// Circle_Area_Calculator
module Circle_Area_Calculator(clk, rst, radius, area);
  input wire clk, rst;
  input wire [31:0] radius;
  output reg [31:0] area;
  wire [31:0] Square_radius, Result;
  parameter Pi = 32'b01000000010010010000111111010000;
  FloatMultiplier_rounding FM0(.Multiplicand(radius), .Multiplier(radius), .Result(Square_radius));
  FloatMultiplier_rounding FM1(.Multiplicand(Square_radius), .Multiplier(Pi), .Result(Result));
  always @(posedge clk) begin
	if(rst) begin
		area[31:0] <= 1'b0;
	end else begin
		area[31:0] <= Result[31:0];
	end
  end
endmodule
Size in the first run: roughly 4300 cells after synthesis, about 31 flip-flops, about 66 I/O pins.
make LEC_CHECK=0 CAP_MARGIN=20 CORE_MARGIN=2 CORE_UTILIZATION=71 CTS_CLUSTER_DIAMETER=347 CTS_CLUSTER_SIZE=28 MAX_ROUTING_LAYER=met4 SLEW_MARGIN=20 finish   # period 26.9 ns
run.sh (not shown) runs the stock make flow with config.mk's settings and CLKGATE_MAP_FILE=.
The first run aborted during global routing (5_1_grt).
Then changed:
- CORE_UTILIZATION: 71 -> 32
- CTS_CLUSTER_DIAMETER: 347 -> default
- CTS_CLUSTER_SIZE: 28 -> default
- MAX_ROUTING_LAYER: met4 -> default
- clock period: 26.9 -> 45.4 ns (I/O delays scaled with it)
Now the flow completed with no timing, DRC or antenna violations; synthesized cell count stays the same; die size rises by 120%; area after synthesis does not change.
Then changed:
- CORE_UTILIZATION: 32 -> 40
- clock period: 45.4 -> 30.0 ns (I/O delays scaled with it)
After rerunning: Final area increases by 6.6%; routed wire length increases by 4.7%; global-route usage increases by 4.8 points.
Then changed:
- ABC_AREA: default -> 1
- CORE_UTILIZATION: 40 -> 49
- CTS_CLUSTER_DIAMETER: default -> 59
- CTS_CLUSTER_SIZE: default -> 100
- TNS_END_PERCENT: default -> 15
Result: The changed run went through all stages and came out clean. Fmax climbs by 2.8%. Area after synthesis is higher by 0.54%. Setup slack is better by 0.78 ns. Routed wire length drops by about 5.6%. Synthesized cell count rose by 17%. Hold slack gains 0.22 ns. Utilization is higher by 6.9 points. Die size goes down by 18%. Clock-buffer cell count decreases by 2.
Then changed:
- ABC_AREA: 1 -> default
- CELL_PAD_IN_SITES_DETAIL_PLACEMENT: default -> 2
- CORE_ASPECT_RATIO: default -> 0.99
- CORE_MARGIN: 2 -> 3
- CORE_UTILIZATION: 49 -> 40
- CTS_CLUSTER_DIAMETER: 59 -> 357
- CTS_CLUSTER_SIZE: 100 -> 20
- HOLD_SLACK_MARGIN: default -> 0.14
- PLACE_DENSITY_LB_ADDON: default -> 0.1
- TNS_END_PERCENT: 15 -> default
What happened: The new run died in global routing (5_1_grt). Synthesized cell count goes down by 15%. Synthesized area goes down by 0.54%. Die size goes up by 23%.

========
## build 83
Circle_Area_Calculator again, from the RTL that the note above started with.
clock: 20.2 ns
lec_check: 0
abc_area: 0
cap_margin: 30
cell_pad_in_sites_detail_placement: 1
cell_pad_in_sites_global_placement: 2
core_aspect_ratio: 0.79
core_margin: 2
core_utilization: 27
cts_cluster_size: 82
gpl_timing_driven: 0
hold_slack_margin: 0.07
place_density_lb_addon: 0.11
setup_slack_margin: -0.45
slew_margin: 15
Build 83 -> stages 100% | layout checks FAIL | negative setup slack
## Diff of input files: build 41 against build 83
# build 83
export LEC_CHECK = 0
export ABC_AREA = 0
export CAP_MARGIN = 30
export CELL_PAD_IN_SITES_DETAIL_PLACEMENT = 1
export CELL_PAD_IN_SITES_GLOBAL_PLACEMENT = 2
export CORE_ASPECT_RATIO = 0.79
export CORE_MARGIN = 2
export CORE_UTILIZATION = 27
export CTS_CLUSTER_SIZE = 82
export GPL_TIMING_DRIVEN = 0
export HOLD_SLACK_MARGIN = 0.07
export PLACE_DENSITY_LB_ADDON = 0.11
export SETUP_SLACK_MARGIN = -0.45
export SLEW_MARGIN = 15
create_clock -name core_clock -period 20.2 [get_ports {clk}]
# build 41
export LEC_CHECK = 0
export CAP_MARGIN = 20
export CORE_MARGIN = 2
export CORE_UTILIZATION = 65
export SLEW_MARGIN = 20
create_clock -name core_clock -period 19.6 [get_ports {clk}]
Results
- Run status, build 41: aborted in global routing, error GRT-0116
- Diff build 83 -> build 41: clock buffer count from CTS about even; placed standard-cell area rose 28%; pre-CTS setup slack rose 4.56 ns.
- Quantity of hold-fixing buffers added after cts essentially unchanged between build 41 and build 83.
- Floorplan check, build 41 vs build 83: die outline smaller in build 41
- Between build 41 and build 83, it is build 41 whose number of instances in the placed design is higher, by 532.
- Build 41 against build 83: detailed placement HPWL went down, pre-placement core utilization increased by 39 points relative to the old numbers, routability congestion estimate rose by about 20%.
Edits applied to the flow inputs when going from build 41 to build 74:
# build 41
export LEC_CHECK = 0
export CAP_MARGIN = 20
export CORE_MARGIN = 2
export CORE_UTILIZATION = 65
export SLEW_MARGIN = 20
create_clock -name core_clock -period 19.6 [get_ports {clk}]
# build 74
export LEC_CHECK = 0
export ABC_AREA = 1
export CAP_MARGIN = 20
export CORE_MARGIN = 2
export CORE_UTILIZATION = 58
export SLEW_MARGIN = 20
create_clock -name core_clock -period 24.5 [get_ports {clk}]
Findings:
The final report for build 74 shows a completed flow and a layout that fails verification, specifically negative setup slack. Looking at die area across build 74 and build 41, the one that comes out higher is build 74. Compared with build 41, build 74 shows yosys synthesis chip area that has gone up slightly. Compared with build 41, build 74 shows a lower fraction of synthesized cell area in xor and xnor cells. Between build 74 and build 41, share of synthesized cell area in full adder, half adder and majority cells is higher for build 41, build 74 comes in under that.
Modified inputs, build 71 compared to build 74
# build 74
export LEC_CHECK = 0
export ABC_AREA = 1
export CAP_MARGIN = 20
export CORE_MARGIN = 2
export CORE_UTILIZATION = 58
export SLEW_MARGIN = 20
create_clock -name core_clock -period 24.5 [get_ports {clk}]
# build 71
export LEC_CHECK = 0
export CAP_MARGIN = 20
export CORE_MARGIN = 2
export CORE_UTILIZATION = 40
export SLEW_MARGIN = 20
create_clock -name core_clock -period 23.3 [get_ports {clk}]
- Of build 71 and build 74, none finishes clean.
- Every stage of build 71 finished as expected; the final checks, on the other hand, flagged negative setup slack, which means the layout fails.
- No crash in build 74: every stage finished, but the layout fails its final checks due to negative setup slack.
- Summary of build 71 over build 74: total iterations of the first detailed-routing run now sits higher; worst hold slack now sits lower; combinational fraction of the cell area now sits higher.
Relative to build 71, the following input files were edited for build 36:
# build 71
export LEC_CHECK = 0
export CAP_MARGIN = 20
export CORE_MARGIN = 2
export CORE_UTILIZATION = 40
export SLEW_MARGIN = 20
create_clock -name core_clock -period 23.3 [get_ports {clk}]
# build 36
export LEC_CHECK = 0
export ABC_AREA = 1
export CAP_MARGIN = 20
export CORE_MARGIN = 2
export CORE_UTILIZATION = 72
export SLEW_MARGIN = 20
create_clock -name core_clock -period 17.2 [get_ports {clk}]
--- outcome ---
Run status, build 36: aborted in detailed placement, error DPL-0038. Delta(chip area in the Yosys report, build 36 - build 71) > 0. Build 36 ended up with a higher effective utilization at floorplan than build 71 did. Build 36 against build 71: area fraction in compound gates after synthesis decreased 8.6 points, overall die area decreased 44%. Delta(horizontal die dimension, build 36 - build 71) < 0. When the final numbers for build 71 and build 36 were put side by side, the proportion of synthesized area in mux cells turned out to be greater in build 71. Basic-gate share of the synthesized area counting and, or, nand and nor cells in build 36 vs build 71: up 1.4 points. Compared with build 71, build 36 shows area after synthesis higher by about 0.54%.

========
Circle_Area_Calculator again, from the RTL that the note above started with.
export LEC_CHECK = 0
export CAP_MARGIN = 20
export CORE_MARGIN = 2
export CORE_UTILIZATION = 59
export SLEW_MARGIN = 20
create_clock -name core_clock -period 29.0 [get_ports {clk}]
The first run completed with no timing, DRC or antenna violations.
Change:
ABC_AREA = 1   (was default)
CORE_UTILIZATION = 68   (was 59)
TNS_END_PERCENT = 5   (was default)
clock period = 24.5 ns   (was 29.0 ns; I/O delays follow)
After rerunning: The changed run died in 5_1_grt on GRT-0232. Die area drops by about 13%. Synthesized area goes up by 0.54%. Synthesized cell count is higher by 17%.
Change:
ABC_AREA = default   (was 1)
CORE_UTILIZATION = 40   (was 68)
TNS_END_PERCENT = default   (was 5)
clock period = 29.0 ns   (was 24.5 ns; I/O delays follow)
What happened: The new run passed the timing, DRC and antenna checks. Die area grows by 68%. Synthesized area fell by 0.54%. Synthesized cell count shrinks by 15%.
Change:
CELL_PAD_IN_SITES_DETAIL_PLACEMENT = 2   (was default)
HOLD_SLACK_MARGIN = 0.14   (was default)
clock period = 30.0 ns   (was 29.0 ns; I/O delays follow)
Effect: Now the flow ended with an error in 5_1_grt, error GRT-0232. Area after synthesis does not change. Synthesized cell count does not change. Die size stays the same.
Change:
ABC_AREA = 0   (was default)
CELL_PAD_IN_SITES_DETAIL_PLACEMENT = default   (was 2)
CORE_UTILIZATION = 49   (was 40)
CTS_CLUSTER_DIAMETER = 80   (was default)
CTS_CLUSTER_SIZE = 15   (was default)
HOLD_SLACK_MARGIN = default   (was 0.14)
Effect: Now the flow produced a clean layout; area after synthesis stays the same; synthesized cell count stays the same; die size drops by 18%.

========
Starting RTL as in the previous note.
make LEC_CHECK=0 ABC_AREA=1 CAP_MARGIN=5 CORE_ASPECT_RATIO=0.92 CORE_MARGIN=2 CORE_UTILIZATION=72 CTS_CLUSTER_DIAMETER=140 SETUP_SLACK_MARGIN=1.43 SLEW_MARGIN=20 finish   # period 16.2 ns
The starting point ended with an error in 3_5_place_dp with DPL-0038.
Edit:
--- a/flow/config.mk
+++ b/flow/config.mk
@@ -8,3 +8,3 @@
 export ABC_AREA = 1
-export CAP_MARGIN = 5
+export CAP_MARGIN = 0
 export CORE_ASPECT_RATIO = 0.92
@@ -12,4 +12,6 @@
 export CORE_UTILIZATION = 72
-export CTS_CLUSTER_DIAMETER = 140
-export SETUP_SLACK_MARGIN = 1.43
+export CTS_CLUSTER_DIAMETER = 197
+export CTS_CLUSTER_SIZE = 98
+export PLACE_DENSITY = 0.39
 export SLEW_MARGIN = 20
+export TNS_END_PERCENT = 20
==> flow/constraint.sdc (replaced) <==
create_clock -name core_clock -period 30.4 [get_ports {clk}]
set_input_delay 6.0800 -clock core_clock [delete_from_list [all_inputs] [get_ports {clk}]]
set_output_delay 6.0800 -clock core_clock [all_outputs]
set_load 0.01 [all_outputs]
The new run finished clean. Die size stays the same. Synthesized cell count stays the same. Area after synthesis stays the same.
Edit:
--- a/flow/config.mk
+++ b/flow/config.mk
@@ -8,6 +8,5 @@
 export ABC_AREA = 1
-export CAP_MARGIN = 0
-export CORE_ASPECT_RATIO = 0.92
+export CAP_MARGIN = 20
 export CORE_MARGIN = 2
-export CORE_UTILIZATION = 72
+export CORE_UTILIZATION = 62
 export CTS_CLUSTER_DIAMETER = 197
==> flow/constraint.sdc (replaced) <==
create_clock -name core_clock -period 21.9 [get_ports {clk}]
set_input_delay 4.3800 -clock core_clock [delete_from_list [all_inputs] [get_ports {clk}]]
set_output_delay 4.3800 -clock core_clock [all_outputs]
set_load 0.01 [all_outputs]
- The changed run stopped in 5_1_grt, error GRT-0232
- synthesized area does not change
- die area rose by about a fifth
- synthesized cell count does not change

========
JK:
Starting RTL as in the previous note.
clock: 24.5 ns
lec_check: 0
abc_area: 1
cap_margin: 20
core_margin: 2
core_utilization: 64
cts_cluster_diameter: 58
max_routing_layer: met4
slew_margin: 20
JK failed in 5_1_grt with ODB-0269.
The inputs of MS differ from those of JK as listed below.
- CTS_CLUSTER_DIAMETER removed (was 58)
- ABC_AREA removed (was 1)
- CORE_UTILIZATION changed from 64 to 65
- the clock period (ns, I/O delays scaled along) changed from 24.5 to 26.9
==> comparison <==
- STATUS run=MS STAGES=ALL_DONE FINAL_CHECKS=FAILED CAUSE=setup timing
- The higher final estimated routing congestion in global placement came out of JK.
- Post-CTS setup buffer count sits lower in MS than in JK.
- Summary of MS over JK: area share of and/or/nand/nor cells after synthesis shows a reduction of 1.4 points, mapped cell area shows a reduction of 0.54%, synthesized area per cell shows an increase of 17%.
- Core utilization before placement: MS higher than JK
- Share of the synthesized netlist area taken by xor and xnor gates is lower on JK
- In terms of register area share after synthesis, JK and MS differ only marginally.
What AL does differently from MS at the input level:
- TNS_END_PERCENT: unset -> 5
- CTS_CLUSTER_DIAMETER: unset -> 80
- CORE_UTILIZATION: 65 -> 68
Results
Ran to the end and failed final checks on setup timing: AL.
Of AL and MS, MS shows the higher layout buffering overhead excluding clock cells, with AL below it.
Against MS as the reference, AL delivers a lower routed length per instance.
AL against MS: critical path depth has decreased; floorplan-stage core utilization has increased; filler cell count has decreased; reported max-cap violation count has remained practically unchanged.

========
Starting RTL as in the previous note.
Settings: LEC_CHECK=0, ABC_AREA=0, CAP_MARGIN=20, CORE_MARGIN=2, CORE_UTILIZATION=51, CTS_CLUSTER_DIAMETER=280, GPL_TIMING_DRIVEN=0, MAX_ROUTING_LAYER=met4, SETUP_SLACK_MARGIN=5.0, SLEW_MARGIN=15; clock period 32.4 ns.
The baseline finished with timing, DRC and antenna clean.
==> next run, changes <==
- ABC_AREA: 0 -> default
- CORE_UTILIZATION: 51 -> 66
- CTS_CLUSTER_DIAMETER: 280 -> default
- CTS_CLUSTER_SIZE: default -> 28
- GPL_TIMING_DRIVEN: 0 -> default
- SETUP_SLACK_MARGIN: 5.0 -> default
- SLEW_MARGIN: 15 -> 20
- clock period: 32.4 -> 27.6 ns (I/O delays scaled with it)
Now the flow completed and failed the layout checks on setup timing.
Sequential cell count does not change.
Worst setup slack is worse by 3800 ps.
Cell area increases by about 11%.
Synthesized area is unchanged.
Wire length increases by about 1.2%.
Cell count increases by about 8%.
==> next run, changes <==
- ABC_AREA: default -> 1
- CAP_MARGIN: 20 -> 10
- CORE_UTILIZATION: 66 -> 72
- CTS_CLUSTER_DIAMETER: default -> 341
- CTS_CLUSTER_SIZE: 28 -> 37
- SETUP_SLACK_MARGIN: default -> 5.0
=> The new run ended with an error in 5_1_grt; area after synthesis grows by 0.54%; die size shrinks by 7.7%; synthesized cell count grows by 17%.
==> next run, changes <==
- CAP_MARGIN: 10 -> 20
- CTS_CLUSTER_SIZE: 37 -> 28
- SETUP_SLACK_MARGIN: 5.0 -> default
Effect: The changed run completed without violations; synthesized area stays the same; die area stays the same; synthesized cell count stays the same.

========
== v26 ==
Starting RTL as in the previous note.
clock: 25.3 ns
lec_check: 0
abc_area: 1
cap_margin: 30
core_aspect_ratio: 0.9
core_margin: 2
core_utilization: 72
cts_cluster_diameter: 219
cts_cluster_size: 82
gpl_timing_driven: 1
hold_slack_margin: 0.07
max_routing_layer: met4
place_density_lb_addon: 0.01
setup_slack_margin: 1.3
slew_margin: 20
v26 terminated abnormally: global routing reported GRT-0232.
The following lists how v45 was set up differently from v26:
Settings: clearing SETUP_SLACK_MARGIN, which used to be 1.3; swapping 30 for 10 in CAP_MARGIN; clearing GPL_TIMING_DRIVEN, which used to be 1; clearing HOLD_SLACK_MARGIN, which used to be 0.07; clearing CORE_ASPECT_RATIO, which used to be 0.9; swapping 219 for 353 in CTS_CLUSTER_DIAMETER; swapping 82 for 52 in CTS_CLUSTER_SIZE; clearing PLACE_DENSITY_LB_ADDON, which used to be 0.01; swapping 25.3 for 22.2 in the clock period (ns, I/O delays scaled along).
--- outcome ---
v45 terminated abnormally: detailed placement reported DPL-0033.
v45 against v26: site row count +about 5.5%; tally of unique sky130hd cells used after synthesis ~0 delta; post-synth design cell area ~0 delta; routability congestion estimate from global placement -1.4%; core box area ~0 delta.
v45 -> v26: count of instantiated cells in the yosys netlist delta 0, exact match
Diff v26..v45 | top-level I/O count | unchanged
Any difference in die footprint between v45 and v26 is small enough to ignore.
Cell count after synthesis: v26 vs v45 identical
Here is what was changed in the inputs of v46 compared with v45.
Settings: a change of CORE_UTILIZATION from 72 to 67; a deleted CTS_CLUSTER_SIZE that had been 52; a change of CAP_MARGIN from 10 to 20; a deleted ABC_AREA that had been 1; a change of the clock period (ns, I/O delays scaled along) from 22.2 to 27.6.
- v45: DPL-0033 in detailed placement -> run aborted
- Completing all stages was not enough for v46: its layout failed the final checks because of negative setup slack.
- v46 vs. v45: chip area estimate from yosys synthesis now smaller; starting density of the core now smaller.
- The post-synthesis compound-gate area fraction in v46 sits 8.6 points above the value recorded for v45.
- Looking at synthesized cell count, v46 sits below v45.
- v46 vs v45, die area went up by 6.8%.
- Diff v45 -> v46 | adder-cell share of the synthesized area | increase of 0.29 points
- Number of library cell types mapped by synthesis came out higher on v46 than on v45.
- Relative to v45, share of cell area taken by muxes after synthesis increased by 0.61 points in v46.
- The synthesized area of v46 was superior to that of v45.
What v37 does differently from v46 at the input level:
Settings: an added CTS_CLUSTER_SIZE of 28; an added SETUP_SLACK_MARGIN of 3.17; a change of CORE_UTILIZATION from 67 to 72; an added HOLD_SLACK_MARGIN of -0.09; an added ABC_AREA of 1; a change of CTS_CLUSTER_DIAMETER from 353 to 341.
v37 vs. v46: chip area in the Yosys report increased 0.54%; number of instances resized during post-cts repair increased 420%. FAIL for each of v46 and v37. Nothing crashed in v46 and all stages finished; the problem is that the final layout failed, the offending checks being negative setup slack. Relative to v46, the vertical die dimension measured on v37 has decreased by a few percent. Relative to v46, the placed cell count of v37 is higher by about 0.8%. Between v46 and v37, the flow reports chip width decreasing by a few percent. v46 has higher cell area after placement than v37. v37 against v46: chip footprint -3200 um2; core area has decreased.
The following lists how v44 was set up differently from v37:
Settings: SETUP_SLACK_MARGIN removed (was 3.17); PLACE_DENSITY_LB_ADDON newly set to 0.01; HOLD_SLACK_MARGIN removed (was -0.09); CTS_CLUSTER_SIZE changed from 28 to 81; the clock period (ns, I/O delays scaled along) changed from 27.6 to 22.3.
## What came out
- In the summary table, v44 is marked failed, with error DPL-0038 raised in clock tree synthesis.
- The post-synthesis sequential area ratio of v44 and that of v37 are within noise of each other.
- The chip area estimate from yosys synthesis was comparable across v44 and v37.
- v37 → v44: synthesized area ~0 delta, routability congestion estimate from global placement +0.018, standard cell core area comparable, total placed cells including tap cells grew by 1191.
The inputs of v27 differ from those of v44 as listed below.
Settings: a deleted PLACE_DENSITY_LB_ADDON that had been 0.01; a deleted CTS_CLUSTER_DIAMETER that had been 341; a deleted CTS_CLUSTER_SIZE that had been 81; a change of CORE_UTILIZATION from 72 to 68; a change of the clock period (ns, I/O delays scaled along) from 22.3 to 24.5.
Notes after the runs:
What ended v44 was a tool error in clock tree synthesis; the run never finished.
global routing: v27 exited with error
From v44 to v27 the numbers moved as follows: number of standard-cell rows in the floorplan rose by 3.9%, total core area grew by 7.1%.
When v27 is measured against v44, its number of cells in the design after placement turns out 201 lower.
Compared with v44, v27 shows a HPWL after detailed placement that is about 30% lower.
From v44 to v27 the numbers moved as follows: die area rose about 6%; synthesized cell count did not really move.
